`design/flow/config.mk`:
```
export PLATFORM = sky130hd
export DESIGN_NAME = alu
export DESIGN_NICKNAME = alu
export VERILOG_FILES = /design/flow/design.v
export SDC_FILE = /design/flow/constraint.sdc
export NUM_CORES = 4
export LEC_CHECK = 0
export CAP_MARGIN = 20
export CORE_MARGIN = 2
export CORE_UTILIZATION = 72
export CTS_CLUSTER_SIZE = 40
export GPL_TIMING_DRIVEN = 1
export MAX_ROUTING_LAYER = met5
export PLACE_DENSITY_LB_ADDON = 0.24
export SLEW_MARGIN = 20
export TNS_END_PERCENT = 50
```
`design/flow/constraint.sdc`:
```
create_clock -name core_clock -period 8.66 [get_ports {i_clk}]
set_input_delay 1.7320 -clock core_clock [delete_from_list [all_inputs] [get_ports {i_clk}]]
set_output_delay 1.7320 -clock core_clock [all_outputs]
set_load 0.01 [all_outputs]
```
`design/flow/design.v`:
```
module alu #(
    parameter INT_W  = 4,
    parameter FRAC_W = 6,
    parameter INST_W = 4,
    parameter DATA_W = INT_W + FRAC_W
)(
    input                     i_clk,
    input                     i_rst_n,
    input                     i_valid,
    input signed [DATA_W-1:0] i_data_a,
    input signed [DATA_W-1:0] i_data_b,
    input        [INST_W-1:0] i_inst,
    output                    o_valid,
    output       [DATA_W-1:0] o_data
);  
reg [DATA_W-1:0] o_data_w, o_data_r;
reg              o_valid_w, o_valid_r;
assign o_valid = o_valid_r;
assign o_data = o_data_r;
reg [9:0] o_data_t;  
wire signed [10:0] sum_temp;
assign sum_temp = {i_data_a[9],i_data_a} + {i_data_b[9],i_data_b};
wire signed [10:0] sub_temp;
assign sub_temp = {i_data_a[9],i_data_a} - {i_data_b[9],i_data_b};
wire signed [19:0] mult_temp;
wire signed [20:0] mult_rnd;
wire signed [14:0] mult_r;
assign mult_temp = i_data_a * i_data_b;
assign mult_rnd = $signed({mult_temp[19],mult_temp}) + $signed(21'd32);  
assign mult_r = mult_rnd[20:6];
wire signed [20:0] i_data_f;
wire signed [20:0] o_data_f;
wire signed [14:0] mult_f;
assign i_data_f = {{5{o_data_r[9]}},o_data_r,6'b0};
assign o_data_f = i_data_f + $signed({mult_temp[19],mult_temp}) + $signed(21'd32);
assign mult_f = o_data_f[20:6];
wire signed [10:0] tanh_pos;
wire signed [10:0] tanh_neg;
assign tanh_pos = ({i_data_a[9],i_data_a} + $signed(11'd33)) >>> 1;
assign tanh_neg = ({i_data_a[9],i_data_a} - $signed(11'd31)) >>> 1;
always@(*)begin
    o_data_t = 10'd0;
    case(i_inst)
        4'd0:begin  
            if (sum_temp > $signed(11'd511)) o_data_t = 10'b0111_1111_11;
            else if (sum_temp < $signed(-11'sd512)) o_data_t = 10'b1000_0000_00;
            else o_data_t = sum_temp[9:0];
        end
        4'd1:begin  
            if (sub_temp > $signed(11'd511)) o_data_t = 10'b0111_1111_11;
            else if (sub_temp < $signed(-11'sd512)) o_data_t = 10'b1000_0000_00;
            else o_data_t = sub_temp[9:0];
        end
        4'd2:begin  
            if (mult_r > $signed(15'd511)) o_data_t = 10'b0111_1111_11;
            else if (mult_r < $signed(-15'sd512)) o_data_t = 10'b1000_0000_00;
            else o_data_t = mult_r[9:0];
        end
        4'd3:begin  
            if (mult_f > $signed(15'd511)) o_data_t = 10'b0111_1111_11;
            else if (mult_f < $signed(-15'sd512)) o_data_t = 10'b1000_0000_00;
            else o_data_t = mult_f[9:0];
        end
        4'd4:begin  
            if(!i_data_a[9])begin
                if(i_data_a >= 10'b0001_1000_00) o_data_t = 10'b0001_0000_00;
                else if(i_data_a >= 10'b0000_1000_00) o_data_t = tanh_pos[9:0];
                else o_data_t = i_data_a;
            end
            else begin
                if(i_data_a >= 10'b1111_100000) o_data_t = i_data_a;
                else if(i_data_a >= 10'b1110_1000_00) o_data_t = tanh_neg[9:0];
                else o_data_t = 10'b1111_0000_00;
            end
        end
        4'd5:begin  
            o_data_t = i_data_a | (~i_data_b);
        end
        4'd6:begin  
            casez(i_data_a)
            10'b1???_????_??: o_data_t = 10'd0;
            10'b01??_????_??: o_data_t = 10'd1;
            10'b001?_????_??: o_data_t = 10'd2;
            10'b0001_????_??: o_data_t = 10'd3;
            10'b0000_1???_??: o_data_t = 10'd4;
            10'b0000_01??_??: o_data_t = 10'd5;
            10'b0000_001?_??: o_data_t = 10'd6;
            10'b0000_0001_??: o_data_t = 10'd7;
            10'b0000_0000_1?: o_data_t = 10'd8;
            10'b0000_0000_01: o_data_t = 10'd9;
            10'd0: o_data_t = 10'd10;
            endcase
        end
        4'd7:begin  
            casez(i_data_a)
            10'd0: o_data_t = 10'd0;
            10'b????_????_?1: o_data_t = 10'd0;
            10'b????_????_10: o_data_t = 10'd1;
            10'b????_???1_00: o_data_t = 10'd2;
            10'b????_??10_00: o_data_t = 10'd3;
            10'b????_?100_00: o_data_t = 10'd4;
            10'b????_1000_00: o_data_t = 10'd5;
            10'b???1_0000_00: o_data_t = 10'd6;
            10'b??10_0000_00: o_data_t = 10'd7;
            10'b?100_0000_00: o_data_t = 10'd8;
            10'b1000_0000_00: o_data_t = 10'd9;
            endcase
        end
        4'd8:begin  
            o_data_t = i_data_a[9] + i_data_a[8] +i_data_a[7] +i_data_a[6] +i_data_a[5] +i_data_a[4] +i_data_a[3] +i_data_a[2] +i_data_a[1] +i_data_a[0];
        end
        4'd9:begin  
            if(i_data_b == 10'd0) o_data_t = i_data_a;
            else if(i_data_b == 10'd1) o_data_t = {i_data_a[8:0],i_data_a[9]};
            else if(i_data_b == 10'd2) o_data_t = {i_data_a[7:0],i_data_a[9:8]};
            else if(i_data_b == 10'd3) o_data_t = {i_data_a[6:0],i_data_a[9:7]};
            else if(i_data_b == 10'd4) o_data_t = {i_data_a[5:0],i_data_a[9:6]};
            else if(i_data_b == 10'd5) o_data_t = {i_data_a[4:0],i_data_a[9:5]};
            else if(i_data_b == 10'd6) o_data_t = {i_data_a[3:0],i_data_a[9:4]};
            else if(i_data_b == 10'd7) o_data_t = {i_data_a[2:0],i_data_a[9:3]};
            else if(i_data_b == 10'd8) o_data_t = {i_data_a[1:0],i_data_a[9:2]};
            else   o_data_t = {i_data_a[0],i_data_a[9:1]};
        end
    endcase
end
always@(*) begin
    o_data_w = o_data_t;
    o_valid_w = (i_valid == 1'b1)? 1'b1:1'b0;
end
always@(posedge i_clk or negedge i_rst_n) begin
    if (!i_rst_n) begin
        o_data_r <= 'b0;
        o_valid_r <= 'b0;
    end 
    else begin
        if (i_valid) o_data_r <= o_data_w;
        o_valid_r <= o_valid_w;
    end
end
endmodule
```
`design/flow/run.sh`:
```
#!/bin/bash
# the make line also repeats each setting of config.mk as NAME=value (left out here)
make -C /OpenROAD-flow-scripts/flow DESIGN_CONFIG=/design/flow/config.mk WORK_HOME=/design/flow/orfs CLKGATE_MAP_FILE= finish
```
==> results of run 1 <==
==> stage by stage <==
stage	cells	hold WS [ns]	setup WS (ns)	instance area, µm²
2_1_floorplan	1173	0.5745	0.009276	9022
3_3_place_gp	1527	0.5658	-0.5055	10820
3_5_place_dp	1527	0.5711	-0.8912	10820
4_1_cts	1537	0.5810	0.007970	11050
==> per-layer routing <==
layer  overflow  track usage, %
met3          0           43.65
met1          0           70.47
met2          2           88.82
met4          1           63.05
met5          0           18.89
==> what timing repair did <==
item	4_1_cts
buffers inserted	6
pin swaps	21
resized	71
endpoints found under the setup margin	10
==> metrics.cfg, run 1 <==
[floorplanning]
ios = 38
die-width_um = 115.2
rows = 40
fp-utilization_pct = 73.83
die-area_um2 = 13270
dieHeight_um = 115.2
core_um2 = 12060

[placement]
gp_congestion = 1.101
dp_hpwl_um = 29110
port_buffers = 37

[logic_synthesis]
synth_area_um2 = 8905
ys_seq_share_pct = 3.091
topCombFamilyByArea = adder cells
ff_type = dfrtp_1
synth_warnings = 1
ys_sh_adder_pct = 35.89
simple_gate_share_pct = 20.30
synthCells = 1173
top_area_share_pct = 22.26
numSynthFlops = 11
edf_count = 0
syn_area_per_cell_um2 = 7.591
ys_cells = 1173
ys_sh_xor_pct = 4.876
topCellsByArea = fa_1, ha_1, inv_1
async_flop_share_pct = 100.0
mux_area_share_pct = 1.911
yosysMostFrequentCell = inv_1
yosys-stat-area_um2 = 8905
ys_types = 92
common_cells = inv_1, nand2_1, nor2_1
syn_nets = 1396
top_area_cell = fa_1
synthAoiAreaFrac_pct = 24.35

[cts]
htreeDepth = 1
numCtsBuffers = 3
clockBufferDepth = 2
cts.sinks = 11
ctsHoldBuffers = 0
root_buffer = clkbuf_16

[outcome]
lastStage = global routing (5_1_grt)
error = [ERROR GRT-0116] Global routing finished with congestion. Check the congestion regions in the DRC Viewer.
status = did not finish

[grt]
gr-total-overflow = 3
track_usage_pct = 67.42

==> run 2: changes to the inputs <==
- ABC_AREA: unset -> 0
- CELL_PAD_IN_SITES_DETAIL_PLACEMENT: unset -> 1
- CORE_ASPECT_RATIO: unset -> 0.68
- CORE_UTILIZATION: 72 -> 42
- CTS_CLUSTER_DIAMETER: unset -> 287
- CTS_CLUSTER_SIZE: 40 -> 66
- GPL_ROUTABILITY_DRIVEN: unset -> 1
- HOLD_SLACK_MARGIN: unset -> -0.05
- MAX_ROUTING_LAYER: met5 -> unset
- MIN_ROUTING_LAYER: unset -> met2
- PLACE_DENSITY_LB_ADDON: 0.24 -> 0.28
- SETUP_SLACK_MARGIN: unset -> 1.11
- TNS_END_PERCENT: 50 -> unset
- clock period: 8.66 -> 11.0 ns (I/O delays scaled with it)
==> run 2 against run 1 <==
Net effect:
- area after synthesis stayed put
- die area grew 69%
- the run again fails in global routing (5_1_grt)
- synthesized cell count did not move
==> metrics.cfg, run 2 <==
[floorplanning]
die-area_um2 = 22400  ; +69%
die-width_um = 180.6  ; +57%
fp-utilization_pct = 43.21  ; -31 points
dieHeight_um = 124.1  ; +7.7%
rows = 43  ; +7.5%
core_um2 = 20610  ; +71%
ios = 38  ; unchanged

[logic_synthesis]
synthAoiAreaFrac_pct = 24.35  ; unchanged
ys_sh_xor_pct = 4.876  ; unchanged
syn_area_per_cell_um2 = 7.591  ; unchanged
ys_types = 92  ; unchanged
synthCells = 1173  ; unchanged
ff_type = dfrtp_1
numSynthFlops = 11  ; unchanged
ys_cells = 1173  ; unchanged
edf_count = 0  ; unchanged
topCellsByArea = fa_1, ha_1, inv_1
common_cells = inv_1, nand2_1, nor2_1
ys_sh_adder_pct = 35.89  ; unchanged
ys_seq_share_pct = 3.091  ; unchanged
top_area_cell = fa_1
async_flop_share_pct = 100.0  ; unchanged
mux_area_share_pct = 1.911  ; unchanged
yosys-stat-area_um2 = 8905  ; unchanged
top_area_share_pct = 22.26  ; unchanged
synth_area_um2 = 8905  ; unchanged
synth_warnings = 1  ; unchanged
simple_gate_share_pct = 20.30  ; unchanged
syn_nets = 1396  ; unchanged
topCombFamilyByArea = adder cells
yosysMostFrequentCell = inv_1

[outcome]
status = did not finish
lastStage = global routing (5_1_grt)
error = [ERROR GRT-0116] Global routing finished with congestion. Check the congestion regions in the DRC Viewer.

[cts]
cts.sinks = 11  ; unchanged
ctsHoldBuffers = 0  ; unchanged
numCtsBuffers = 3  ; unchanged
root_buffer = clkbuf_16
htreeDepth = 1  ; unchanged
clockBufferDepth = 2  ; unchanged

[placement]
port_buffers = 37  ; unchanged
gp_congestion = 1.098  ; -0.25%
dp_hpwl_um = 31090  ; +6.8%
post-place-ws_ns = 0.1586  ; +1.050 ns

[grt]
track_usage_pct = 64.05
gr-total-overflow = 3

## run 2: per-stage QoR
step                      instances  util (%)  instance area [µm²]
after floorplan                1173         -                 8905
after global placement         1475     47.34                 9756
after detailed placement       1476     47.37                 9761
after CTS                      1483     48.12                 9916
## run 2: repair_timing
action / CTS
endpoints found under the hold margin: 0
setup endpoints to repair: 9
setup buffers: 3
gates resized: 30
pin swaps: 6
gates cloned: 0
## run 2: per-layer routing
metal | overflow | track usage (%)
met5 | 0 | 54.22
met4 | 0 | 37.45
met3 | 3 | 74.47
met2 | 0 | 69.18
met1 | - | -
==> run 3: changes to the inputs <==
- ABC_AREA: 0 -> unset
- CELL_PAD_IN_SITES_DETAIL_PLACEMENT: 1 -> unset
- CORE_ASPECT_RATIO: 0.68 -> 0.88
- CORE_UTILIZATION: 42 -> 72
- CTS_CLUSTER_DIAMETER: 287 -> 202
- CTS_CLUSTER_SIZE: 66 -> 36
- GPL_ROUTABILITY_DRIVEN: 1 -> unset
- HOLD_SLACK_MARGIN: -0.05 -> unset
- MAX_ROUTING_LAYER: unset -> met5
- MIN_ROUTING_LAYER: met2 -> unset
- PLACE_DENSITY_LB_ADDON: 0.28 -> 0.27
- SETUP_SLACK_MARGIN: 1.11 -> 1.39
- TNS_END_PERCENT: unset -> 50
- clock period: 11.0 -> 10.2 ns (I/O delays scaled with it)
==> run 3 against run 2 <==
Net effect:
- now clean on timing, DRC and antenna
- synthesized cell count did not move
- die area fell by 41%
- area after synthesis did not move
==> metrics.cfg, run 3 <==
[worst_hold_path]
hold_path.class = flop to flop
holdPathEnd = o_data_r[1]
hold_path_depth = 2
worstHoldStart = o_data_r[1]

[setup_path]
endpoint = o_data_r[0]
reg2reg_depth = 12
worst_setup_path_start_kind = input pin
slowest_delay_ns = 0.55
startpoint = i_data_b[5]
end_kind = flop
r2r_start = o_data_r[0]
reg2reg_to = o_data_r[0]
cpLargestDelayFamily = adder cells
required_ns = 10.36
crit_top_cell = fa_1
path_depth = 28
path_class = input pin to flop
critPathSlowestCell = fa_1
crit_fanout = 9
rrSetupSlack_ns = 6.59
crit_buf_inv = 5
arrival_ns = 9.57

[logic_synthesis]
synth_area_um2 = 8905  ; unchanged
syn_nets = 1396  ; unchanged
ys_sh_xor_pct = 4.876  ; unchanged
common_cells = inv_1, nand2_1, nor2_1
ys_seq_share_pct = 3.091  ; unchanged
ys_sh_adder_pct = 35.89  ; unchanged
syn_area_per_cell_um2 = 7.591  ; unchanged
numSynthFlops = 11  ; unchanged
topCellsByArea = fa_1, ha_1, inv_1
synthAoiAreaFrac_pct = 24.35  ; unchanged
top_area_cell = fa_1
mux_area_share_pct = 1.911  ; unchanged
ys_cells = 1173  ; unchanged
ys_types = 92  ; unchanged
simple_gate_share_pct = 20.30  ; unchanged
async_flop_share_pct = 100.0  ; unchanged
yosys-stat-area_um2 = 8905  ; unchanged
yosysMostFrequentCell = inv_1
top_area_share_pct = 22.26  ; unchanged
synth_warnings = 1  ; unchanged
edf_count = 0  ; unchanged
synthCells = 1173  ; unchanged
topCombFamilyByArea = adder cells
ff_type = dfrtp_1

[cts]
clockBufferDepth = 2  ; unchanged
numCtsBuffers = 3  ; unchanged
clk_pin_slew_ns = 0.04
htreeDepth = 1  ; unchanged
root_buffer = clkbuf_16
ctsHoldBuffers = 0  ; unchanged
cts_tree = built
clock_latency_ns = 0.24
cts.sinks = 11  ; unchanged

[grt]
grt_pass1_vias = 10290
track_usage_pct = 54.27
grt_pass1_wl_um = 54890
gr-total-overflow = 0
grt_antenna_before_repair = 1
grt_max_degree = 23

[flow_run]
cap_violations = 0
warnings = 50

[final_layout]
fin_nets = 1512
mi_logic_area_um2 = 8391
utilization_pct = 90.06
fillCellCount = 529
synthToLayoutAreaGrowth_pct = 23.58
layout.area.seq_um2 = 275.3

[routing]
first_pass_iters = 22
dr_total_vias = 11420
drt_iter0_drc = 3235
postRouteAntennaNets = 0
vias_per_cell = 7.879
drc_errors = 0
wl_per_cell_um = 28.39
wirelength_um = 41140

[placement]
post-place-ws_ns = -0.07439  ; -0.2330 ns
gp_congestion = 1.073  ; -2.3%
dp_hpwl_um = 25550  ; -18%
port_buffers = 37  ; unchanged

[floorplanning]
ios = 38  ; unchanged
die-width_um = 122.6  ; -32%
rows = 38  ; -12%
core_um2 = 12220  ; -41%
dieHeight_um = 108.3  ; -13%
fp-utilization_pct = 72.88  ; +30 points
die-area_um2 = 13280  ; -41%

[final_timing]
slew_headroom_pct = 21.39
fmax_ghz = 0.1063
setup_ws_ns = 0.7956
setup_viol = 0
maxSlewViolCount = 0
timing_hold_violations_final = 0
fin_crit_ns = 9.404
finalClockPeriodUsage_pct = 92.20
fin_skew_ns = 0.001284
rsz0062_at_grt = yes
tightestPinTransition_ns = 1.164

[outcome]
status = timing/DRC/antenna clean

-- run 3: metrics by stage --
step	setup TNS, ns	area (µm²)	hold slack [ns]	cells
3_5_place_dp	-0.1232	9723	0.5697	1370
3_3_place_gp	0	9723	0.5704	1370
5_1_grt	0	11000	0.6239	1449
6_report	0	11000	0.6049	1449
4_1_cts	0	10410	0.5833	1411
2_1_floorplan	0	9129	0.5745	1173
-- run 3: routing by layer --
layer	GRT usage, %	vias to the layer above	part of all wire [%]
met3	21.04	633	18
met5	0	-	0.063
li1	-	4355	-
met2	78.06	1420	39
met4	39.16	2	12
met1	66.13	5007	31
-- run 3: what timing repair did --
| item | in CTS | in global routing |
|---|---|---|
| cloned | 0 | 1 |
| setup buffers | 37 | 36 |
| resized | 179 | 77 |
| endpoints found under the setup margin | 10 | 10 |
| endpoints found under the hold margin | 0 | 0 |
| pin swaps | 36 | 59 |
-- run 3: area by class of cell --
cell class                      instances  share of cell area [%]
Multi-Input combinational cell        942                   76.25
Sequential cell                        11                   2.501
Antenna cell                            1                 0.02274
Clock buffer                            4                  0.7163
Tap cell                              160                   1.819
Inverter                              166                   6.038
Timing Repair Buffer                  165                   12.65
==> run 4: changes to the inputs <==
- CORE_ASPECT_RATIO: 0.88 -> unset
- CORE_UTILIZATION: 72 -> 65
- CTS_CLUSTER_DIAMETER: 202 -> unset
- CTS_CLUSTER_SIZE: 36 -> 40
- PLACE_DENSITY_LB_ADDON: 0.27 -> unset
- SETUP_SLACK_MARGIN: 1.39 -> unset
- clock period: 10.2 -> 10.4 ns (I/O delays scaled with it)
==> run 4 against run 3 <==
Net effect:
- via count decreased by 18%
- critical path type unchanged
- hold slack got worse by 0.020 ns
- clock skew increased by 0.00079 ns
- setup slack got worse by 0.41 ns
==> metrics.cfg, run 4 <==
[final_layout]
stdcell_count = 1377  ; -5.0%
synthToLayoutAreaGrowth_pct = 8.754
fin_nets = 1425  ; -5.8%
final_area_um2 = 9684  ; -12%

[grt]
grt_antenna_before_repair = 0  ; -1
gr-total-overflow = 0  ; unchanged
grt_max_degree = 25  ; +8.7%
grt_pass1_wl_um = 48490  ; -12%
track_usage_pct = 42.51  ; -12 points
grt_pass1_vias = 8953  ; -13%

[routing]
wl_per_cell_um = 22.00  ; -23%
first_pass_iters = 7  ; -68%
postRouteAntennaNets = 0  ; unchanged
n_antenna_cell = 0  ; -1
drc_errors = 0  ; unchanged
wirelength_um = 30290  ; -26%
dr_total_vias = 9353  ; -18%
vias_per_cell = 6.792  ; -14%
drt_iter0_drc = 1168  ; -64%

[logic_synthesis]
synth_area_um2 = 8905  ; unchanged
synthCells = 1173  ; unchanged
simple_gate_share_pct = 20.30  ; unchanged
ff_type = dfrtp_1
ys_cells = 1173  ; unchanged
topCellsByArea = fa_1, ha_1, inv_1
syn_area_per_cell_um2 = 7.591  ; unchanged
yosysMostFrequentCell = inv_1
top_area_cell = fa_1
edf_count = 0  ; unchanged
yosys-stat-area_um2 = 8905  ; unchanged
common_cells = inv_1, nand2_1, nor2_1
synth_warnings = 1  ; unchanged
numSynthFlops = 11  ; unchanged
top_area_share_pct = 22.26  ; unchanged
ys_seq_share_pct = 3.091  ; unchanged
ys_types = 92  ; unchanged
ys_sh_xor_pct = 4.876  ; unchanged
async_flop_share_pct = 100.0  ; unchanged
topCombFamilyByArea = adder cells
syn_nets = 1396  ; unchanged
mux_area_share_pct = 1.911  ; unchanged
ys_sh_adder_pct = 35.89  ; unchanged
synthAoiAreaFrac_pct = 24.35  ; unchanged

[final_timing]
setup_viol = 0  ; unchanged
slew_headroom_pct = 27.68  ; +6.3 points
setup_tns_ns = 0  ; unchanged
finalClockPeriodUsage_pct = 96.26  ; +4.1 points
fin_crit_ns = 10.01
rsz0062_at_grt = yes
fin_skew_ns = 0.002072  ; +0.0007876 ns
fmax_ghz = 0.09989
timing_hold_violations_final = 0  ; unchanged
tightestPinTransition_ns = 1.077  ; -0.08723 ns
maxSlewViolCount = 0  ; unchanged
holdWs_ns = 0.5846  ; -0.02037 ns

[setup_path]
slowest_delay_ns = 0.69  ; +0.14 ns
startpoint = i_data_a[3]
endpoint = o_data_r[3]
required_ns = 10.49  ; +0.13 ns
path_depth = 28  ; unchanged
critPathSlowestCell = clkdlybuf4s50_1
reg2reg_depth = 11  ; -1
crit_fanout = 8  ; -1
crit_top_cell = inv_1
rrSetupSlack_ns = 6.90  ; +0.31 ns
r2r_start = o_data_r[0]
worst_setup_path_start_kind = input pin
reg2reg_to = o_data_r[6]
cpLargestDelayFamily = adder cells
end_kind = flop
path_class = input pin to flop
arrival_ns = 10.10  ; +0.53 ns
crit_buf_inv = 6  ; +1

[floorplanning]
die-width_um = 121.0  ; -1.2%
dieHeight_um = 121.0  ; +12%
rows = 42  ; +11%
die-area_um2 = 14650  ; +10%
core_um2 = 13300  ; +8.8%
ios = 38  ; unchanged
fp-utilization_pct = 66.98  ; -5.9 points

[worst_hold_path]
hold_path.class = flop to flop
worstHoldStart = o_data_r[2]
hold_path_depth = 2  ; unchanged
holdPathEnd = o_data_r[2]

[flow_run]
cap_violations = 0  ; unchanged
warnings = 52  ; +4.0%

[placement]
port_buffers = 37  ; unchanged
dp_hpwl_um = 25010  ; -2.1%
place_area_um2 = 9555  ; -1.7%
gp_congestion = 1.080  ; +0.66%
dp.cells = 1370  ; unchanged

[cts]
root_buffer = clkbuf_16
cts.sinks = 11  ; unchanged
cts_tree = built
numCtsBuffers = 3  ; unchanged
clk_pin_slew_ns = 0.04  ; about the same
ctsHoldBuffers = 0  ; unchanged
clock_latency_ns = 0.24  ; about the same
clockBufferDepth = 2  ; unchanged
htreeDepth = 1  ; unchanged

[outcome]
status = timing/DRC/antenna clean

run 4: metal layers:
| metal | wire (µm) | GRT usage [%] | up-vias | share of wire [%] |
|---|---|---|---|---|
| li1 | - | - | 4177 | - |
| met1 | 11670 | 56.45 | 4354 | 39 |
| met2 | 13110 | 66.29 | 660 | 43 |
| met3 | 3645 | 8.929 | 162 | 12 |
| met4 | 1870 | 19.91 | 0 | 6.2 |
| met5 | 0 | 0 | - | 0 |
run 4: layout make-up:
cell class,instances,area [µm²]
inverter,166,630.6
multi-input combinational,942,7792
timing repair buffer,78,685.7
clock inverter,1,5.005
tap,176,220.2
sequential,11,275.3
clock buffer,3,75.07
fill,1109,3611
run 4: repair_timing:
item | CTS | global route
resized | 0 | 7
setup buffers | 0 | 3
setup endpoints to repair | 0 | 9
run 4: through the flow:
step	setup WS (ns)	utilization [%]
3_3_place_gp	0.2916	71.87
5_1_grt	-0.03559	72.84
6_report	0.3894	72.84
4_1_cts	0.3280	72.47
3_5_place_dp	0.08259	71.87
2_1_floorplan	0.9376	-
==> run 5: changes to the inputs <==
- CAP_MARGIN: 20 -> 10
- CELL_PAD_IN_SITES_DETAIL_PLACEMENT: unset -> 2
- CELL_PAD_IN_SITES_GLOBAL_PLACEMENT: unset -> 3
- CORE_ASPECT_RATIO: unset -> 1.22
- CORE_MARGIN: 2 -> 9
- CORE_UTILIZATION: 65 -> 60
- CTS_CLUSTER_DIAMETER: unset -> 340
- CTS_CLUSTER_SIZE: 40 -> 49
- GPL_ROUTABILITY_DRIVEN: unset -> 0
- MAX_ROUTING_LAYER: met5 -> met4
- MIN_ROUTING_LAYER: unset -> met2
- PLACE_DENSITY: unset -> 0.61
- SLEW_MARGIN: 20 -> 10
- TNS_END_PERCENT: 50 -> 80
- clock period: 10.4 -> 9.08 ns (I/O delays scaled with it)
==> run 5 against run 4 <==
Net effect:
- the flow now stops in global placement without I/O (3_1_place_gp_skip_io)
- synthesized cell count did not move
- die area rose by 34%
- area after synthesis did not move
==> metrics.cfg, run 5 <==
[outcome]
status = did not finish
error = [ERROR GPL-0301] Utilization 135.845 % exceeds 100%.
lastStage = global placement without I/O (3_1_place_gp_skip_io)

[logic_synthesis]
topCellsByArea = fa_1, ha_1, inv_1
ff_type = dfrtp_1
edf_count = 0  ; unchanged
top_area_cell = fa_1
synth_area_um2 = 8905  ; unchanged
topCombFamilyByArea = adder cells
yosysMostFrequentCell = inv_1
top_area_share_pct = 22.26  ; unchanged
numSynthFlops = 11  ; unchanged
ys_cells = 1173  ; unchanged
syn_nets = 1396  ; unchanged
mux_area_share_pct = 1.911  ; unchanged
simple_gate_share_pct = 20.30  ; unchanged
synthCells = 1173  ; unchanged
async_flop_share_pct = 100.0  ; unchanged
ys_sh_adder_pct = 35.89  ; unchanged
syn_area_per_cell_um2 = 7.591  ; unchanged
synth_warnings = 1  ; unchanged
synthAoiAreaFrac_pct = 24.35  ; unchanged
ys_sh_xor_pct = 4.876  ; unchanged
ys_seq_share_pct = 3.091  ; unchanged
yosys-stat-area_um2 = 8905  ; unchanged
ys_types = 92  ; unchanged
common_cells = inv_1, nand2_1, nor2_1

[floorplanning]
die-width_um = 128.3  ; +6.0%
rows = 48  ; +14%
dieHeight_um = 152.6  ; +26%
core_um2 = 14350  ; +8.0%
die-area_um2 = 19570  ; +34%
fp-utilization_pct = 62.04  ; -4.9 points

==> run 6: changes to the inputs <==
- ABC_AREA: unset -> 0
- CAP_MARGIN: 10 -> 20
- CELL_PAD_IN_SITES_DETAIL_PLACEMENT: 2 -> 1
- CELL_PAD_IN_SITES_GLOBAL_PLACEMENT: 3 -> 0
- CORE_ASPECT_RATIO: 1.22 -> unset
- CORE_MARGIN: 9 -> 2
- CORE_UTILIZATION: 60 -> 40
- CTS_CLUSTER_DIAMETER: 340 -> unset
- CTS_CLUSTER_SIZE: 49 -> unset
- GPL_ROUTABILITY_DRIVEN: 0 -> 1
- GPL_TIMING_DRIVEN: 1 -> unset
- MAX_ROUTING_LAYER: met4 -> unset
- MIN_ROUTING_LAYER: met2 -> unset
- PLACE_DENSITY: 0.61 -> unset
- PLACE_DENSITY_LB_ADDON: unset -> 0.08
- SETUP_SLACK_MARGIN: unset -> 2.86
- SLEW_MARGIN: 10 -> 20
- TNS_END_PERCENT: 80 -> unset
- clock period: 9.08 -> 15.8 ns (I/O delays scaled with it)
==> run 6 against run 5 <==
Net effect:
- area after synthesis unchanged
- die area up 20%
- synthesized cell count unchanged
- now clean on timing, DRC and antenna
==> metrics.cfg, run 6 <==
[outcome]
status = timing/DRC/antenna clean

[routing]
vias_per_cell = 6.193
wl_per_cell_um = 23.69
wirelength_um = 34490
drt_iter0_drc = 738
n_antenna_cell = 0
postRouteAntennaNets = 0
first_pass_iters = 5
dr_total_vias = 9017
drc_errors = 0

[final_timing]
setup_tns_ns = 0
setup_viol = 0
slew_headroom_pct = 23.56
timing_hold_violations_final = 0
tightestPinTransition_ns = 1.138
fin_skew_ns = 0.0008584
rsz0062_at_grt = no
maxSlewViolCount = 0
finalClockPeriodUsage_pct = 75.68
holdWs_ns = 0.5813
fin_crit_ns = 11.96
fmax_ghz = 0.08363

[cts]
numCtsBuffers = 3
cts_resized = 0
clockBufferDepth = 2
cts_setup_buffers = 0
htreeDepth = 1
ctsHoldBuffers = 0
clock_latency_ns = 0.24
cts_tree = built
cts.sinks = 11
root_buffer = clkbuf_16
clk_pin_slew_ns = 0.04

[logic_synthesis]
numSynthFlops = 11  ; unchanged
ys_types = 92  ; unchanged
synth_area_um2 = 8905  ; unchanged
yosys-stat-area_um2 = 8905  ; unchanged
async_flop_share_pct = 100.0  ; unchanged
edf_count = 0  ; unchanged
ys_sh_xor_pct = 4.876  ; unchanged
synth_warnings = 1  ; unchanged
top_area_cell = fa_1
ff_type = dfrtp_1
topCombFamilyByArea = adder cells
topCellsByArea = fa_1, ha_1, inv_1
simple_gate_share_pct = 20.30  ; unchanged
syn_area_per_cell_um2 = 7.591  ; unchanged
top_area_share_pct = 22.26  ; unchanged
yosysMostFrequentCell = inv_1
common_cells = inv_1, nand2_1, nor2_1
synthAoiAreaFrac_pct = 24.35  ; unchanged
syn_nets = 1396  ; unchanged
synthCells = 1173  ; unchanged
ys_sh_adder_pct = 35.89  ; unchanged
mux_area_share_pct = 1.911  ; unchanged
ys_cells = 1173  ; unchanged
ys_seq_share_pct = 3.091  ; unchanged

[worst_hold_path]
worstHoldStart = o_data_r[1]
holdPathEnd = o_data_r[1]
hold_path.class = flop to flop
hold_path_depth = 2

[setup_path]
rrSetupSlack_ns = 12.00
crit_buf_inv = 8
arrival_ns = 12.02
cpLargestDelayFamily = adder cells
required_ns = 15.86
path_depth = 31
path_class = input pin to flop
reg2reg_depth = 10
crit_fanout = 24
slowest_delay_ns = 0.54
r2r_start = o_data_r[0]
reg2reg_to = o_data_r[8]
worst_setup_path_start_kind = input pin
critPathSlowestCell = fa_1
endpoint = o_data_r[8]
startpoint = i_data_a[3]
end_kind = flop

[grt]
grt_pass1_wl_um = 54720
grt_antenna_before_repair = 0
grt_pass1_vias = 9473
track_usage_pct = 29.46
grt_max_degree = 30
gr-total-overflow = 0

[floorplanning]
die-width_um = 153.2  ; +19%
die-area_um2 = 23470  ; +20%
fp-utilization_pct = 40.80  ; -21 points
rows = 54  ; +13%
dieHeight_um = 153.2  ; +0.42%
core_um2 = 21820  ; +52%
ios = 38

[flow_run]
cap_violations = 0
warnings = 49

[placement]
port_buffers = 37
gp_congestion = 0.9189
dp_hpwl_um = 27630

[final_layout]
fin_nets = 1400
synthToLayoutAreaGrowth_pct = 7.798

==> run 6: area by class of cell <==
type | count | area (µm²)
clock buffer | 4 | 78.83
timing repair buffer | 53 | 490.5
sequential | 11 | 275.3
fill | 2762 | 12220
multi-input combinational | 942 | 7781
tap | 280 | 350.3
inverter | 166 | 623.1
==> run 6: per-stage QoR <==
step	instance area (µm²)	setup WS (ns)	instances	util [%]
2_1_floorplan	8905	5.258	1173	-
5_1_grt	9599	3.384	1456	43.99
3_3_place_gp	9520	3.937	1452	43.62
6_report	9599	3.843	1456	43.99
4_1_cts	9599	3.976	1456	43.99
3_5_place_dp	9520	3.767	1452	43.62
==> run 6: layer usage <==
| layer | share of wire [%] | GRT usage (%) |
|---|---|---|
| met1 | 44 | 39.98 |
| met2 | 47 | 49.36 |
| met3 | 5.8 | 2.467 |
| met4 | 3.4 | 10.32 |
| met5 | 0 | 0 |
==> run 7: changes to the inputs <==
- ABC_AREA: 0 -> unset
- CELL_PAD_IN_SITES_DETAIL_PLACEMENT: 1 -> unset
- CELL_PAD_IN_SITES_GLOBAL_PLACEMENT: 0 -> unset
- CORE_ASPECT_RATIO: unset -> 0.88
- CORE_UTILIZATION: 40 -> 72
- CTS_CLUSTER_DIAMETER: unset -> 339
- CTS_CLUSTER_SIZE: unset -> 36
- GPL_ROUTABILITY_DRIVEN: 1 -> unset
- GPL_TIMING_DRIVEN: unset -> 1
- MAX_ROUTING_LAYER: unset -> met5
- PLACE_DENSITY: unset -> 0.67
- PLACE_DENSITY_LB_ADDON: 0.08 -> unset
- SETUP_SLACK_MARGIN: 2.86 -> unset
- TNS_END_PERCENT: unset -> 50
- clock period: 15.8 -> 9.49 ns (I/O delays scaled with it)
==> run 7 against run 6 <==
Net effect:
- the layout now fails its checks (negative setup slack)
- utilization grew 44 points
- register-to-register slack lost 6.1 ns
- synthesized cell count did not move
- final area grew 12%
- global-route usage is 21 points higher
- sequential share of layout area fell by 0.30 points
- flip-flop count stayed put
- critical endpoint is now o_data_r[3]
- largest cell class unchanged
- highest routed layer is now met5
==> metrics.cfg, run 7 <==
[outcome]
status = finished with violations
failed_checks = negative setup slack

[logic_synthesis]
synth_area_um2 = 8905  ; unchanged
ys_cells = 1173  ; unchanged
ys_sh_adder_pct = 35.89  ; unchanged
top_area_cell = fa_1
ys_seq_share_pct = 3.091  ; unchanged
common_cells = inv_1, nand2_1, nor2_1
synthAoiAreaFrac_pct = 24.35  ; unchanged
top_area_share_pct = 22.26  ; unchanged
syn_area_per_cell_um2 = 7.591  ; unchanged
ff_type = dfrtp_1
simple_gate_share_pct = 20.30  ; unchanged
synth_warnings = 1  ; unchanged
mux_area_share_pct = 1.911  ; unchanged
async_flop_share_pct = 100.0  ; unchanged
synthCells = 1173  ; unchanged
ys_sh_xor_pct = 4.876  ; unchanged
numSynthFlops = 11  ; unchanged
syn_nets = 1396  ; unchanged
topCombFamilyByArea = adder cells
ys_types = 92  ; unchanged
edf_count = 0  ; unchanged
yosysMostFrequentCell = inv_1
yosys-stat-area_um2 = 8905  ; unchanged
topCellsByArea = fa_1, ha_1, inv_1

[floorplanning]
ios = 38  ; unchanged
rows = 38  ; -30%
die-area_um2 = 13280  ; -43%
die-width_um = 122.6  ; -20%
dieHeight_um = 108.3  ; -29%
core_um2 = 12220  ; -44%
fp-utilization_pct = 72.88  ; +32 points

[final_timing]
setup_viol = 1  ; +1
fin_skew_ns = 0.008511  ; +0.007652 ns
setup_ws_ns = -0.06161  ; -3.904 ns
maxSlewViolCount = 0  ; unchanged
tightestPinTransition_ns = 0.9896  ; -0.1483 ns
fmax_ghz = 0.1047
slew_headroom_pct = 33.52  ; +10 points
finalClockPeriodUsage_pct = 100.6  ; +25 points
fin_crit_ns = 9.552
timing_hold_violations_final = 0  ; unchanged

[grt]
gr-total-overflow = 0  ; unchanged
grt_antenna_before_repair = 0  ; unchanged
grt_pass1_vias = 9899  ; +4.5%
track_usage_pct = 50.59  ; +21 points
grt_max_degree = 27  ; -10%
grt_pass1_wl_um = 51560  ; -5.8%

[flow_run]
warnings = 51  ; +4.1%
cap_violations = 0  ; unchanged

[routing]
drc_errors = 0  ; unchanged
first_pass_iters = 8  ; +3
wirelength_um = 34890  ; +1.2%
n_antenna_cell = 0  ; unchanged
drt_iter0_drc = 1908  ; +160%
dr_total_vias = 10630  ; +18%
wl_per_cell_um = 23.75  ; +0.27%
vias_per_cell = 7.236  ; +17%
postRouteAntennaNets = 0  ; unchanged

[worst_hold_path]
worstHoldStart = o_data_r[2]
hold_path_depth = 2  ; unchanged
hold_path.class = flop to flop
holdPathEnd = o_data_r[2]

[placement]
gp_congestion = 1.095  ; +19%
dp_hpwl_um = 26770  ; -3.1%
port_buffers = 37  ; unchanged
post-place-ws_ns = -0.2427  ; -4.010 ns
dp.cells = 1453  ; +0.069%

[final_layout]
layout.area.seq_um2 = 275.3  ; unchanged
fin_nets = 1533  ; +9.5%
mi_logic_area_um2 = 7985  ; +2.6%
stdcell_count = 1469  ; +0.89%
fillCellCount = 646  ; -77%
synthToLayoutAreaGrowth_pct = 20.25

[setup_path]
startpoint = i_data_a[3]
crit_fanout = 13  ; -46%
required_ns = 9.57  ; -6.29 ns
r2r_start = o_data_r[1]
critPathSlowestCell = fa_2
crit_buf_inv = 9  ; +1
slowest_delay_ns = 0.64  ; +0.10 ns
path_class = input pin to flop
endpoint = o_data_r[3]
reg2reg_to = o_data_r[3]
path_depth = 31  ; unchanged
rrSetupSlack_ns = 5.92  ; -6.08 ns
cpLargestDelayFamily = adder cells
reg2reg_depth = 11  ; +1
end_kind = flop
arrival_ns = 9.63  ; -2.39 ns
worst_setup_path_start_kind = input pin

[cts]
numCtsBuffers = 3  ; unchanged
cts_tree = built
cts.sinks = 11  ; unchanged
clk_pin_slew_ns = 0.05  ; about the same
htreeDepth = 1  ; unchanged
clockBufferDepth = 2  ; unchanged
root_buffer = clkbuf_16
clock_latency_ns = 0.25  ; about the same

## run 7: timing repair
item / CTS / global route
gates resized: 1 / 67
endpoints found under the setup margin: 1 / 10
hold buffers: 0 / 0
buffers inserted: 0 / 12
pin swaps: 0 / 17
## run 7: area by class of cell
cell class                      count  area share, %
Tap cell                          160          1.870
Inverter                          166          5.819
Multi-Input combinational cell    942          74.57
Timing Repair Buffer              186          14.43
Clock buffer                        4         0.7362
Sequential cell                    11          2.571
## run 7: metrics by stage
stage / setup TNS [ns] / utilization [%] / hold slack, ns / cell area (µm²)
after CTS: 0 / 84.87 / 0.5790 / 10370
after global placement: -0.07253 / 84.22 / 0.5662 / 10290
after floorplan: 0 / - / 0.5745 / 8905
final: -0.06161 / 87.63 / 0.5944 / 10710
after global routing: -0.9071 / 87.63 / 0.6205 / 10710
after detailed placement: -1.364 / 84.22 / 0.5642 / 10290
## run 7: routing by layer
metal	track usage (%)	wire length, µm
met4	29.31	2903
met5	0	34
met1	64.48	12100
met3	15.08	5193
met2	76.19	14660
==> run 8: changes to the inputs <==
- CORE_ASPECT_RATIO: 0.88 -> unset
- CORE_UTILIZATION: 72 -> 68
- CTS_CLUSTER_DIAMETER: 339 -> unset
- CTS_CLUSTER_SIZE: 36 -> unset
- GPL_TIMING_DRIVEN: 1 -> unset
- MAX_ROUTING_LAYER: met5 -> unset
- PLACE_DENSITY: 0.67 -> unset
- TNS_END_PERCENT: 50 -> unset
- clock period: 9.49 -> 4.66 ns (I/O delays scaled with it)
==> run 8 against run 7 <==
Net effect:
- the flow now stops in global routing (5_1_grt)
- synthesized cell count did not move
- area after synthesis is the same
- die area is 5.7% higher
==> metrics.cfg, run 8 <==
[logic_synthesis]
common_cells = inv_1, nand2_1, nor2_1
ys_seq_share_pct = 3.091  ; unchanged
ys_sh_xor_pct = 4.876  ; unchanged
edf_count = 0  ; unchanged
topCellsByArea = fa_1, ha_1, inv_1
ys_types = 92  ; unchanged
synth_area_um2 = 8905  ; unchanged
mux_area_share_pct = 1.911  ; unchanged
simple_gate_share_pct = 20.30  ; unchanged
synthCells = 1173  ; unchanged
synthAoiAreaFrac_pct = 24.35  ; unchanged
topCombFamilyByArea = adder cells
async_flop_share_pct = 100.0  ; unchanged
syn_nets = 1396  ; unchanged
ff_type = dfrtp_1
numSynthFlops = 11  ; unchanged
synth_warnings = 1  ; unchanged
ys_sh_adder_pct = 35.89  ; unchanged
top_area_cell = fa_1
top_area_share_pct = 22.26  ; unchanged
yosysMostFrequentCell = inv_1
syn_area_per_cell_um2 = 7.591  ; unchanged
yosys-stat-area_um2 = 8905  ; unchanged
ys_cells = 1173  ; unchanged

[floorplanning]
core_um2 = 12720  ; +4.1%
die-width_um = 118.4  ; -3.4%
fp-utilization_pct = 69.99  ; -2.9 points
dieHeight_um = 118.4  ; +9.3%
ios = 38  ; unchanged
rows = 41  ; +7.9%
die-area_um2 = 14030  ; +5.7%

[cts]
cts.sinks = 11  ; unchanged
htreeDepth = 1  ; unchanged
clockBufferDepth = 2  ; unchanged
numCtsBuffers = 3  ; unchanged
root_buffer = clkbuf_16

[grt]
gr-total-overflow = 144
track_usage_pct = 77.18

[placement]
dp_hpwl_um = 30190  ; +13%
gp_congestion = 1.089  ; -0.63%
place_area_um2 = 11480  ; +12%
port_buffers = 37  ; unchanged

[outcome]
error = [ERROR GRT-0116] Global routing finished with congestion. Check the congestion regions in the DRC Viewer.
lastStage = global routing (5_1_grt)
status = did not finish

==> run 8: through the flow <==
step / worst slack, ns / setup TNS (ns) / instances / utilization, %
4_1_cts: -2.917 / -28.29 / 1632 / 94.50
3_5_place_dp: -3.934 / -38.20 / 1600 / 90.24
3_3_place_gp: -3.648 / -35.42 / 1600 / 90.24
2_1_floorplan: -3.018 / -27.64 / 1173 / -
==> run 8: routing by layer <==
metal	GRT usage (%)	overflow
met5	18.75	0
met4	86.16	74
met3	58.35	2
met2	95.12	68
met1	75.08	0
==> run 8: what timing repair did <==
item,CTS
pin swaps,69
setup endpoints to repair,10
hold buffers,0
setup buffers,28
resized,163
==> run 9: changes to the inputs <==
- CORE_UTILIZATION: 68 -> 66
- SETUP_SLACK_MARGIN: unset -> -0.57
- clock period: 4.66 -> 7.79 ns (I/O delays scaled with it)
==> run 9 against run 8 <==
Net effect:
- the run again fails in global routing (5_1_grt)
- die area grew 2.9%
- synthesized cell count is the same
- area after synthesis is the same
==> metrics.cfg, run 9 <==
[logic_synthesis]
synthAoiAreaFrac_pct = 24.35  ; unchanged
ys_seq_share_pct = 3.091  ; unchanged
simple_gate_share_pct = 20.30  ; unchanged
edf_count = 0  ; unchanged
synth_area_um2 = 8905  ; unchanged
yosys-stat-area_um2 = 8905  ; unchanged
yosysMostFrequentCell = inv_1
topCombFamilyByArea = adder cells
synthCells = 1173  ; unchanged
ys_sh_xor_pct = 4.876  ; unchanged
ys_cells = 1173  ; unchanged
synth_warnings = 1  ; unchanged
async_flop_share_pct = 100.0  ; unchanged
top_area_share_pct = 22.26  ; unchanged
ff_type = dfrtp_1
top_area_cell = fa_1
ys_sh_adder_pct = 35.89  ; unchanged
ys_types = 92  ; unchanged
mux_area_share_pct = 1.911  ; unchanged
syn_area_per_cell_um2 = 7.591  ; unchanged
numSynthFlops = 11  ; unchanged
common_cells = inv_1, nand2_1, nor2_1
topCellsByArea = fa_1, ha_1, inv_1
syn_nets = 1396  ; unchanged

[floorplanning]
die-width_um = 120.2  ; +1.5%
die-area_um2 = 14440  ; +2.9%
ios = 38  ; unchanged
core_um2 = 13190  ; +3.7%
dieHeight_um = 120.2  ; +1.5%
fp-utilization_pct = 67.51  ; -2.5 points
rows = 42  ; +2.4%

[cts]
clockBufferDepth = 2  ; unchanged
ctsHoldBuffers = 0  ; unchanged
root_buffer = clkbuf_16
cts.sinks = 11  ; unchanged
numCtsBuffers = 3  ; unchanged
htreeDepth = 1  ; unchanged

[outcome]
status = did not finish
lastStage = global routing (5_1_grt)
error = [ERROR GRT-0232] Routing congestion too high. Check the congestion heatmap in the GUI.

[placement]
gp_congestion = 1.109  ; +1.9%
port_buffers = 37  ; unchanged
dp_hpwl_um = 29690  ; -1.6%
place_area_um2 = 11080  ; -3.5%
post-place-ws_ns = -1.731  ; +2.203 ns

[grt]
gr-total-overflow = 55
track_usage_pct = 75.38

[run 9: what timing repair did]
| item | CTS |
|---|---|
| resized | 103 |
| endpoints found under the hold margin | 0 |
| setup buffers | 13 |
| cloned | 1 |
| pin swaps | 22 |
| endpoints found under the setup margin | 10 |
[run 9: per-stage QoR]
| stage | instances | hold slack [ns] | TNS (ns) |
|---|---|---|---|
| after global placement | 1561 | 0.5628 | -11.85 |
| after detailed placement | 1561 | 0.5773 | -15.17 |
| after floorplan | 1173 | 0.5745 | -3.904 |
| after CTS | 1573 | 0.5892 | -4.812 |
[run 9: routing by layer]
| layer | GRT overflow | GRT usage (%) |
|---|---|---|
| met3 | 0 | 56.65 |
| met4 | 28 | 76.47 |
| met2 | 27 | 92.86 |
| met5 | 0 | 23.53 |
| met1 | 0 | 76.23 |
==> run 10: changes to the inputs <==
- HOLD_SLACK_MARGIN: unset -> -0.09
- SETUP_SLACK_MARGIN: -0.57 -> unset
- clock period: 7.79 -> 7.95 ns (I/O delays scaled with it)
==> run 10 against run 9 <==
Net effect:
- the run again fails in global routing (5_1_grt)
- area after synthesis is the same
- synthesized cell count is the same
- die area is the same
==> metrics.cfg, run 10 <==
[logic_synthesis]
top_area_share_pct = 22.26  ; unchanged
synth_area_um2 = 8905  ; unchanged
ys_cells = 1173  ; unchanged
ff_type = dfrtp_1
ys_sh_xor_pct = 4.876  ; unchanged
topCombFamilyByArea = adder cells
async_flop_share_pct = 100.0  ; unchanged
top_area_cell = fa_1
topCellsByArea = fa_1, ha_1, inv_1
ys_seq_share_pct = 3.091  ; unchanged
yosysMostFrequentCell = inv_1
syn_nets = 1396  ; unchanged
synthAoiAreaFrac_pct = 24.35  ; unchanged
simple_gate_share_pct = 20.30  ; unchanged
ys_sh_adder_pct = 35.89  ; unchanged
edf_count = 0  ; unchanged
mux_area_share_pct = 1.911  ; unchanged
synthCells = 1173  ; unchanged
yosys-stat-area_um2 = 8905  ; unchanged
ys_types = 92  ; unchanged
synth_warnings = 1  ; unchanged
numSynthFlops = 11  ; unchanged
syn_area_per_cell_um2 = 7.591  ; unchanged
common_cells = inv_1, nand2_1, nor2_1

[placement]
gp_congestion = 1.082  ; -2.4%
port_buffers = 37  ; unchanged
post-place-ws_ns = -1.328  ; +0.4026 ns
place_area_um2 = 11100  ; +0.15%
dp_hpwl_um = 29000  ; -2.3%

[floorplanning]
rows = 42  ; unchanged
fp-utilization_pct = 67.51  ; unchanged
ios = 38  ; unchanged
die-width_um = 120.2  ; unchanged
dieHeight_um = 120.2  ; unchanged
core_um2 = 13190  ; unchanged
die-area_um2 = 14440  ; unchanged

[cts]
ctsHoldBuffers = 0  ; unchanged
clockBufferDepth = 2  ; unchanged
cts.sinks = 11  ; unchanged
numCtsBuffers = 3  ; unchanged
htreeDepth = 1  ; unchanged
root_buffer = clkbuf_16

[outcome]
error = [ERROR GRT-0116] Global routing finished with congestion. Check the congestion regions in the DRC Viewer.
lastStage = global routing (5_1_grt)
status = did not finish

[grt]
track_usage_pct = 78.45
gr-total-overflow = 99

-- run 10: metal layers --
| layer | track usage [%] | overflow |
|---|---|---|
| met1 | 79.08 | 1 |
| met2 | 95.81 | 62 |
| met3 | 57.22 | 3 |
| met4 | 84.12 | 33 |
| met5 | 27.21 | 0 |
-- run 10: what timing repair did --
item | in CTS
gates resized | 142
setup buffers | 61
setup endpoints to repair | 10
pin swaps | 58
-- run 10: per-stage QoR --
step                hold slack [ns]  util (%)  instances
CTS                          0.5857     90.87       1619
detailed placement           0.5609     84.14       1554
global placement             0.5605     84.14       1554
floorplan                    0.5626         -       1173
==> run 11: changes to the inputs <==
- CORE_UTILIZATION: 66 -> 40
- HOLD_SLACK_MARGIN: -0.09 -> unset
- clock period: 7.95 -> 14.6 ns (I/O delays scaled with it)
==> run 11 against run 10 <==
Net effect:
- area after synthesis unchanged
- synthesized cell count unchanged
- die area increased by 63%
- now clean on timing, DRC and antenna
==> metrics.cfg, run 11 <==
[worst_hold_path]
holdPathEnd = o_data_r[1]
worstHoldStart = o_data_r[1]
hold_path_depth = 2
hold_path.class = flop to flop

[final_layout]
fin_nets = 1401
final_area_um2 = 9609
stdcell_count = 1458
synthToLayoutAreaGrowth_pct = 7.911

[routing]
drt_iter0_drc = 964
wirelength_um = 31480
wl_per_cell_um = 21.59
postRouteAntennaNets = 0
drc_errors = 0
dr_total_vias = 9050
vias_per_cell = 6.207
first_pass_iters = 5

[setup_path]
path_class = input pin to flop
end_kind = flop
cpLargestDelayFamily = adder cells
arrival_ns = 11.80
worst_setup_path_start_kind = input pin
path_depth = 30
reg2reg_depth = 11
critPathSlowestCell = o31ai_2
required_ns = 14.75
startpoint = i_data_a[0]
rrSetupSlack_ns = 10.85
r2r_start = o_data_r[0]
endpoint = o_data_r[5]
slowest_delay_ns = 0.68
crit_top_cell = fa_1
reg2reg_to = o_data_r[5]
crit_fanout = 17
crit_buf_inv = 7

[outcome]
status = timing/DRC/antenna clean

[logic_synthesis]
edf_count = 0  ; unchanged
ys_seq_share_pct = 3.091  ; unchanged
ys_sh_adder_pct = 35.89  ; unchanged
ff_type = dfrtp_1
synth_warnings = 1  ; unchanged
ys_sh_xor_pct = 4.876  ; unchanged
syn_nets = 1396  ; unchanged
synth_area_um2 = 8905  ; unchanged
topCombFamilyByArea = adder cells
synthAoiAreaFrac_pct = 24.35  ; unchanged
common_cells = inv_1, nand2_1, nor2_1
synthCells = 1173  ; unchanged
ys_types = 92  ; unchanged
numSynthFlops = 11  ; unchanged
topCellsByArea = fa_1, ha_1, inv_1
async_flop_share_pct = 100.0  ; unchanged
top_area_share_pct = 22.26  ; unchanged
simple_gate_share_pct = 20.30  ; unchanged
top_area_cell = fa_1
yosysMostFrequentCell = inv_1
ys_cells = 1173  ; unchanged
yosys-stat-area_um2 = 8905  ; unchanged
mux_area_share_pct = 1.911  ; unchanged
syn_area_per_cell_um2 = 7.591  ; unchanged

[final_timing]
timing_hold_violations_final = 0
fin_skew_ns = 0.002979
maxSlewViolCount = 0
slew_headroom_pct = 30.62
setup_viol = 0
fin_crit_ns = 11.65
setup_tns_ns = 0
finalClockPeriodUsage_pct = 79.80
tightestPinTransition_ns = 1.033
fmax_ghz = 0.08583
rsz0062_at_grt = no
holdWs_ns = 0.6130

[grt]
grt_max_degree = 30
track_usage_pct = 26.88
gr-total-overflow = 0
grt_pass1_wl_um = 50500
grt_antenna_before_repair = 1
grt_pass1_vias = 8792

[flow_run]
cap_violations = 0
warnings = 49

[floorplanning]
fp-utilization_pct = 40.80  ; -27 points
dieHeight_um = 153.2  ; +28%
die-width_um = 153.2  ; +28%
die-area_um2 = 23470  ; +63%
rows = 54  ; +29%
ios = 38  ; unchanged
core_um2 = 21820  ; +65%

[cts]
cts_setup_buffers = 0  ; -100%
numCtsBuffers = 3  ; unchanged
clk_pin_slew_ns = 0.04
cts.sinks = 11  ; unchanged
htreeDepth = 1  ; unchanged
root_buffer = clkbuf_16
clockBufferDepth = 2  ; unchanged
cts_resized = 0  ; -100%
ctsHoldBuffers = 0  ; unchanged
clock_latency_ns = 0.23
cts_tree = built

[placement]
place_area_um2 = 9528  ; -14%
dp.cells = 1453  ; -6.5%
dp_hpwl_um = 25010  ; -14%
port_buffers = 37  ; unchanged
gp_congestion = 0.9765  ; -9.8%

-- run 11: area by class of cell --
class,count,area [µm²]
Antenna cell,1,2.502
Clock buffer,4,78.83
Fill cell,2207,12210
Inverter,166,623.1
Multi-Input combinational cell,942,7781
Sequential cell,11,275.3
Tap cell,280,350.3
Timing Repair Buffer,54,498.0
-- run 11: per-layer routing --
layer	vias to the layer above	share of wire (%)	track usage [%]
li1	4134	-	-
met1	4423	43	37.25
met2	411	45	43.20
met3	82	6.8	2.183
met4	0	5.0	11.46
met5	-	0	0
-- run 11: per-stage QoR --
stage | util, % | worst slack [ns]
after floorplan | - | 4.298
after global placement | 43.66 | 2.796
after detailed placement | 43.66 | 2.808
after CTS | 44.02 | 3.073
after global routing | 44.02 | 2.421
final | 44.03 | 2.950
==> run 12: changes to the inputs <==
- CORE_ASPECT_RATIO: unset -> 1.87
- CORE_MARGIN: 2 -> 8
- CORE_UTILIZATION: 40 -> 59
- GPL_TIMING_DRIVEN: unset -> 1
- MAX_ROUTING_LAYER: unset -> met5
- PLACE_DENSITY_LB_ADDON: unset -> 0.2
- SETUP_SLACK_MARGIN: unset -> -0.31
- clock period: 14.6 -> 8.73 ns (I/O delays scaled with it)
==> run 12 against run 11 <==
Net effect:
- via count up 20%
- die area down 17%
- setup slack worse by 3.3 ns
- global-route usage up 15 points
- cell count up 6.9%
- clock skew down 0.0023 ns
- largest cell class unchanged
- now fails the layout checks on negative setup slack
- sequential share of layout area down 0.40 points
- hold slack better by 0.0037 ns
==> metrics.cfg, run 12 <==
[outcome]
status = finished with violations
failed_checks = negative setup slack

[logic_synthesis]
mux_area_share_pct = 1.911  ; unchanged
topCombFamilyByArea = adder cells
ys_cells = 1173  ; unchanged
syn_area_per_cell_um2 = 7.591  ; unchanged
edf_count = 0  ; unchanged
numSynthFlops = 11  ; unchanged
synthAoiAreaFrac_pct = 24.35  ; unchanged
ys_sh_adder_pct = 35.89  ; unchanged
ff_type = dfrtp_1
synth_warnings = 1  ; unchanged
ys_types = 92  ; unchanged
synthCells = 1173  ; unchanged
async_flop_share_pct = 100.0  ; unchanged
syn_nets = 1396  ; unchanged
topCellsByArea = fa_1, ha_1, inv_1
top_area_share_pct = 22.26  ; unchanged
yosysMostFrequentCell = inv_1
top_area_cell = fa_1
common_cells = inv_1, nand2_1, nor2_1
ys_seq_share_pct = 3.091  ; unchanged
ys_sh_xor_pct = 4.876  ; unchanged
yosys-stat-area_um2 = 8905  ; unchanged
simple_gate_share_pct = 20.30  ; unchanged
synth_area_um2 = 8905  ; unchanged

[placement]
post-place-ws_ns = -0.9665  ; -3.775 ns
dp_hpwl_um = 31930  ; +28%
port_buffers = 37  ; unchanged
gp_congestion = 1.058  ; +8.3%
place_area_um2 = 10770  ; +13%

[floorplanning]
rows = 61  ; +13%
ios = 38  ; unchanged
die-area_um2 = 19470  ; -17%
fp-utilization_pct = 60.14  ; +19 points
dieHeight_um = 184  ; +20%
core_um2 = 14810  ; -32%
die-width_um = 105.8  ; -31%

[routing]
first_pass_iters = 6  ; +1
vias_per_cell = 6.978  ; +12%
postRouteAntennaNets = 0  ; unchanged
drt_iter0_drc = 972  ; +0.83%
wirelength_um = 41780  ; +33%
drc_errors = 0  ; unchanged
wl_per_cell_um = 26.80  ; +24%
n_antenna_cell = 0  ; -1
dr_total_vias = 10880  ; +20%

[cts]
root_buffer = clkbuf_16
clockBufferDepth = 2  ; unchanged
clk_pin_slew_ns = 0.04  ; about the same
ctsHoldBuffers = 0  ; unchanged
cts.sinks = 11  ; unchanged
cts_tree = built
clock_latency_ns = 0.24  ; about the same
htreeDepth = 1  ; unchanged
numCtsBuffers = 3  ; unchanged

[worst_hold_path]
hold_path_depth = 2  ; unchanged
worstHoldStart = o_data_r[1]
holdPathEnd = o_data_r[1]
hold_path.class = flop to flop

[grt]
top_usage_layer = met2
track_usage_pct = 41.75  ; +15 points
grt_antenna_before_repair = 0  ; -1
gr-total-overflow = 0  ; unchanged
grtUsageMet2_pct = 72.99  ; +30 points
use_met1_pct = 41.50  ; +4.2 points
grt_pass1_vias = 11070  ; +26%
grt_max_degree = 21  ; -30%
use_met3_pct = 8.462  ; +6.3 points
grt_pass1_wl_um = 62140  ; +23%

[final_timing]
holdWs_ns = 0.6167  ; +0.003699 ns
setup_viol = 10  ; +10
tightestPinTransition_ns = 1.076  ; +0.04297 ns
fin_skew_ns = 0.0007067  ; -0.002272 ns
finalClockPeriodUsage_pct = 104.2  ; +24 points
slew_headroom_pct = 27.34  ; -3.3 points
setup_ws_ns = -0.3703  ; -3.320 ns
fin_crit_ns = 9.100
fmax_ghz = 0.1099
maxSlewViolCount = 0  ; unchanged
timing_hold_violations_final = 0  ; unchanged

[setup_path]
startpoint = i_data_a[0]
cpLargestDelayFamily = adder cells
crit_buf_inv = 6  ; -1
critPathSlowestCell = fa_1
reg2reg_depth = 11  ; unchanged
crit_top_cell = fa_1
slowest_delay_ns = 0.69  ; about the same
arrival_ns = 9.18  ; -2.62 ns
crit_fanout = 16  ; -1
path_depth = 30  ; unchanged
end_kind = flop
worst_setup_path_start_kind = input pin
required_ns = 8.81  ; -5.94 ns
rrSetupSlack_ns = 5.33  ; -5.52 ns
r2r_start = o_data_r[0]
reg2reg_to = o_data_r[8]
endpoint = o_data_r[8]
path_class = input pin to flop

[final_layout]
synthToLayoutAreaGrowth_pct = 25.52
final_area_um2 = 11180  ; +16%
fin_nets = 1594  ; +14%

[flow_run]
cap_violations = 0  ; unchanged
warnings = 50  ; +2.0%

[run 12: repair_timing]
item	4_1_cts	5_1_grt
pin swaps	15	32
resized	38	64
endpoints found under the hold margin	0	0
setup buffers	10	5
cloned	0	1
endpoints found under the setup margin	9	10
[run 12: final cells by class]
class / count / area [µm²]
inverters: 166 / 628.1
well taps: 189 / 236.5
repair buffers: 247 / 1936
clock inverters: 1 / 5.005
flip-flops and latches: 11 / 275.3
clock buffers: 3 / 75.07
fillers: 1052 / 3630
multi-input cells: 942 / 8021
[run 12: metal layers]
metal	part of all wire [%]	wire length [µm]	vias up
met4	12	4962	0
met5	0	0	-
met1	30	12410	5042
met3	10	4251	410
li1	-	-	4511
met2	48	20170	916
[run 12: stage by stage]
step           cells  util [%]  TNS [ns]
2_1_floorplan   1173         -    -1.949
3_3_place_gp    1543     72.76    -7.014
3_5_place_dp    1543     72.76    -7.816
4_1_cts         1555     74.39    -2.141
5_1_grt         1559     75.49    -5.197
6_report        1559     75.49    -2.854
